==> 02-10 <==
==> flow/design.v <==
module PE(
    input           clk,
    input           rst_n,
    input           done,
    input [7:0]     west_in,
    input [7:0]     north_in,
    output reg [7:0]    east_out,
    output reg [7:0]    south_out,
    output reg [31:0]   result
);
reg [31:0] mult_res;
always @(negedge clk or negedge rst_n) begin
    if(!rst_n) begin
        east_out <= 8'b0;
        south_out <= 8'b0;
        result <= 32'b0;
        mult_res <= 32'b0;
    end
    else if(done) begin
        mult_res <= 32'b0;
        result <= 32'b0;
    end
    else begin
        mult_res <= west_in * north_in;
        result <= result + mult_res;
        east_out <= west_in;
        south_out <= north_in;
    end
end
endmodule
module TPU(
    clk,
    rst_n,
    in_valid,
    K,
    M,
    N,
    busy,
    A_wr_en,
    A_index,
    A_data_in,
    A_data_out,
    B_wr_en,
    B_index,
    B_data_in,
    B_data_out,
    C_wr_en,
    C_index,
    C_data_in,
    C_data_out
);
input               clk;
input               rst_n;
input               in_valid;
input [7:0]         K;
input [7:0]         M;
input [7:0]         N;
output reg          busy;
output reg          A_wr_en;
output reg [15:0]   A_index;
output reg [31:0]   A_data_in;
input      [31:0]   A_data_out;
output reg          B_wr_en;
output reg [15:0]   B_index;
output reg [31:0]   B_data_in;
input      [31:0]   B_data_out;
output reg          C_wr_en;
output reg [15:0]   C_index;
output reg [127:0]  C_data_in;
input      [127:0]  C_data_out;
integer i, j;
reg     done;
wire [7:0]      east_out[3:0][3:0];
wire [7:0]      south_out[3:0][3:0];
wire [127:0]    result[3:0];
reg [7:0]   A_data_reg [3:0][3:0];
reg [7:0]   B_data_reg [3:0][3:0];
reg [15:0]  counter;
reg [7:0]   K_reg, M_per_compute, M_reg, N_per_compute, N_reg;
reg [7:0]   M_div, M_mod, N_div, N_mod;
reg [7:0]   row_grp, col_grp;
PE P00(clk, rst_n, done, A_data_reg[0][0], B_data_reg[0][0], east_out[0][0], south_out[0][0], result[0][127:96]);
PE P01(clk, rst_n, done, east_out[0][0], B_data_reg[1][0], east_out[0][1], south_out[0][1], result[0][95:64]);
PE P02(clk, rst_n, done, east_out[0][1], B_data_reg[2][0], east_out[0][2], south_out[0][2], result[0][63:32]);
PE P03(clk, rst_n, done, east_out[0][2], B_data_reg[3][0], east_out[0][3], south_out[0][3], result[0][31:0]);
PE P10(clk, rst_n, done, A_data_reg[1][0], south_out[0][0], east_out[1][0], south_out[1][0], result[1][127:96]);
PE P11(clk, rst_n, done, east_out[1][0], south_out[0][1], east_out[1][1], south_out[1][1], result[1][95:64]);
PE P12(clk, rst_n, done, east_out[1][1], south_out[0][2], east_out[1][2], south_out[1][2], result[1][63:32]);
PE P13(clk, rst_n, done, east_out[1][2], south_out[0][3], east_out[1][3], south_out[1][3], result[1][31:0]);
PE P20(clk, rst_n, done, A_data_reg[2][0], south_out[1][0], east_out[2][0], south_out[2][0], result[2][127:96]);
PE P21(clk, rst_n, done, east_out[2][0], south_out[1][1], east_out[2][1], south_out[2][1], result[2][95:64]);
PE P22(clk, rst_n, done, east_out[2][1], south_out[1][2], east_out[2][2], south_out[2][2], result[2][63:32]);
PE P23(clk, rst_n, done, east_out[2][2], south_out[1][3], east_out[2][3], south_out[2][3], result[2][31:0]);
PE P30(clk, rst_n, done, A_data_reg[3][0], south_out[2][0], east_out[3][0], south_out[3][0], result[3][127:96]);
PE P31(clk, rst_n, done, east_out[3][0], south_out[2][1], east_out[3][1], south_out[3][1], result[3][95:64]);
PE P32(clk, rst_n, done, east_out[3][1], south_out[2][2], east_out[3][2], south_out[3][2], result[3][63:32]);
PE P33(clk, rst_n, done, east_out[3][2], south_out[2][3], east_out[3][3], south_out[3][3], result[3][31:0]);
always @ (posedge clk or negedge rst_n) begin
    if(!rst_n) begin
        busy <= 1'b0;
        done <= 1'b0;
        A_wr_en <= 1'b0;
        A_index <= 16'b0;
        A_data_in <= 32'b0;
        B_wr_en <= 1'b0;
        B_index <= 16'b0;
        B_data_in <= 32'b0;
        C_wr_en <= 1'b0;
        C_index <= 16'b0;
        C_data_in <= 128'b0;
        counter <= 16'b0;
        K_reg <= 8'b0;
        M_reg <= 8'b0;
        N_reg <= 8'b0;
        for(i=0; i<4; i=i+1) begin
            for(j=0; j<4; j=j+1) begin
                A_data_reg[i][j] <= 8'b0;
                B_data_reg[i][j] <= 8'b0;
            end
        end
    end
    else if(in_valid) begin
        busy <= 1'b1;
        done <= 1'b0;
        M_reg <= M;
        K_reg <= K;
        N_reg <= N;
        M_mod = M % 4;
        N_mod = N % 4;
        M_div = (M_mod == 0 ? M/4 : M/4 + 1);
        N_div = (N_mod == 0 ? N/4 : N/4 + 1);
        col_grp <= 8'b0;
        row_grp <= 8'b0;
    end
    else if(busy) begin
        done = 1'b0;
        N_per_compute = (col_grp+1 == N_div && N_mod != 0 ? N_mod : 4);
        M_per_compute = (row_grp+1 == M_div && M_mod != 0 ? M_mod : 4);
        for(i=0; i<4; i=i+1) begin
            A_data_reg[i][0] = A_data_reg[i][1];
            A_data_reg[i][1] = A_data_reg[i][2];
            A_data_reg[i][2] = A_data_reg[i][3];
            A_data_reg[i][3] = 8'b0;
            B_data_reg[i][0] = B_data_reg[i][1];
            B_data_reg[i][1] = B_data_reg[i][2];
            B_data_reg[i][2] = B_data_reg[i][3];
            B_data_reg[i][3] = 8'b0;
        end
        if(counter < K_reg) begin
            A_data_reg[0][0] = A_data_out[31: 24];
            A_data_reg[1][1] = A_data_out[23: 16];
            A_data_reg[2][2] = A_data_out[15: 8];
            A_data_reg[3][3] = A_data_out[7: 0];
            B_data_reg[0][0] = B_data_out[31: 24];
            B_data_reg[1][1] = B_data_out[23: 16];
            B_data_reg[2][2] = B_data_out[15: 8];
            B_data_reg[3][3] = B_data_out[7: 0];
        end
        if(counter < K_reg) begin
            A_index = A_index + 1;
            B_index = B_index + 1;
        end
        else begin
            A_index = (row_grp+1 == M_div ? 16'b0 : K_reg * (row_grp + 1));
            B_index = (row_grp+1 == M_div ? K_reg * (col_grp + 1) : K_reg * col_grp);
        end
        if(counter >= K_reg + N_per_compute) begin
            C_wr_en = 1'b1;
            C_index = col_grp * M_reg + row_grp * 4 + counter - K_reg - N_per_compute;
            C_data_in = result[counter - K_reg - N_per_compute];
        end
        else begin
            C_wr_en = 1'b0;
            C_index = 16'b0;
        end
        counter <= counter + 1;
        if(counter == K_reg + M_per_compute + N_per_compute) begin
            if(row_grp+1 == M_div && col_grp+1 == N_div) begin
                busy <= 1'b0;
                A_index = 16'b0;
                B_index = 16'b0;
            end
            else if(row_grp+1 < M_div) begin
                row_grp = row_grp + 1;
            end
            else if(row_grp+1 == M_div) begin
                col_grp = col_grp + 1;
                row_grp = 0;
            end
            done = 1'b1;
            counter <= 8'b0;
        end
    end
end
endmodule
==> flow/run.sh <==
#!/bin/bash
# the make line also repeats each setting of config.mk as NAME=value (left out here)
make -C /OpenROAD-flow-scripts/flow DESIGN_CONFIG=/design/flow/config.mk WORK_HOME=/design/flow/orfs CLKGATE_MAP_FILE= finish
==> flow/config.mk <==
export PLATFORM = sky130hd
export DESIGN_NAME = TPU
export DESIGN_NICKNAME = TPU
export VERILOG_FILES = /design/flow/design.v
export SDC_FILE = /design/flow/constraint.sdc
export NUM_CORES = 4
export LEC_CHECK = 0
export CAP_MARGIN = 30
export CELL_PAD_IN_SITES_DETAIL_PLACEMENT = 0
export CELL_PAD_IN_SITES_GLOBAL_PLACEMENT = 3
export CORE_MARGIN = 4
export CORE_UTILIZATION = 54
export SLEW_MARGIN = 20
==> flow/constraint.sdc <==
create_clock -name core_clock -period 5.97 [get_ports {clk}]
set_input_delay 1.1940 -clock core_clock [delete_from_list [all_inputs] [get_ports {clk}]]
set_output_delay 1.1940 -clock core_clock [all_outputs]
set_load 0.01 [all_outputs]
==> 06-16 (differences from 02-10) <==
- CAP_MARGIN: 30 -> 20
- CELL_PAD_IN_SITES_DETAIL_PLACEMENT: 0 -> default
- CELL_PAD_IN_SITES_GLOBAL_PLACEMENT: 3 -> default
- CORE_MARGIN: 4 -> 2
- CORE_UTILIZATION: 54 -> 40
==> flow/constraint.sdc (replaced) <==
create_clock -name core_clock -period 9.85 [get_ports {clk}]
set_input_delay 1.9700 -clock core_clock [delete_from_list [all_inputs] [get_ports {clk}]]
set_output_delay 1.9700 -clock core_clock [all_outputs]
set_load 0.01 [all_outputs]
==> notes.md <==
run results: Die W around 530 um, Post-Syn Area between 0.1 and 0.15 sq mm, status finished clean, Hold Path Class reg2reg, floorplan utilization 40.2%, vias in the first global route 81.6k, placed cells 14.7k, XOR Share, Synth under 10%, Die Span Y 526 um, die area 0.277 sq mm, Row Count 191, Post-synth EDFFs 34, core box area 0.271 sq mm
[end of results for 06-16]
==> notes.md <==
yosys + openroad results -> status stopped before the end, halt point of the flow global placement without I/O, First Err [ERROR GPL-0301] Utilization 105.206 % exceeds 100%., Die Span Y 457 um, XOR Share, Synth 4.88%, die area 0.209 sq mm, Post-Syn Area roughly 0.11 sq mm, top area contributor share 22.0%, core box area 0.200 sq mm, Seq/Total Area, Yosys 31.5%, Row Count 164, floorplan utilization 54.4%, yosys aoi share 8.19%, Die W 457 um
[end of results for 02-10]
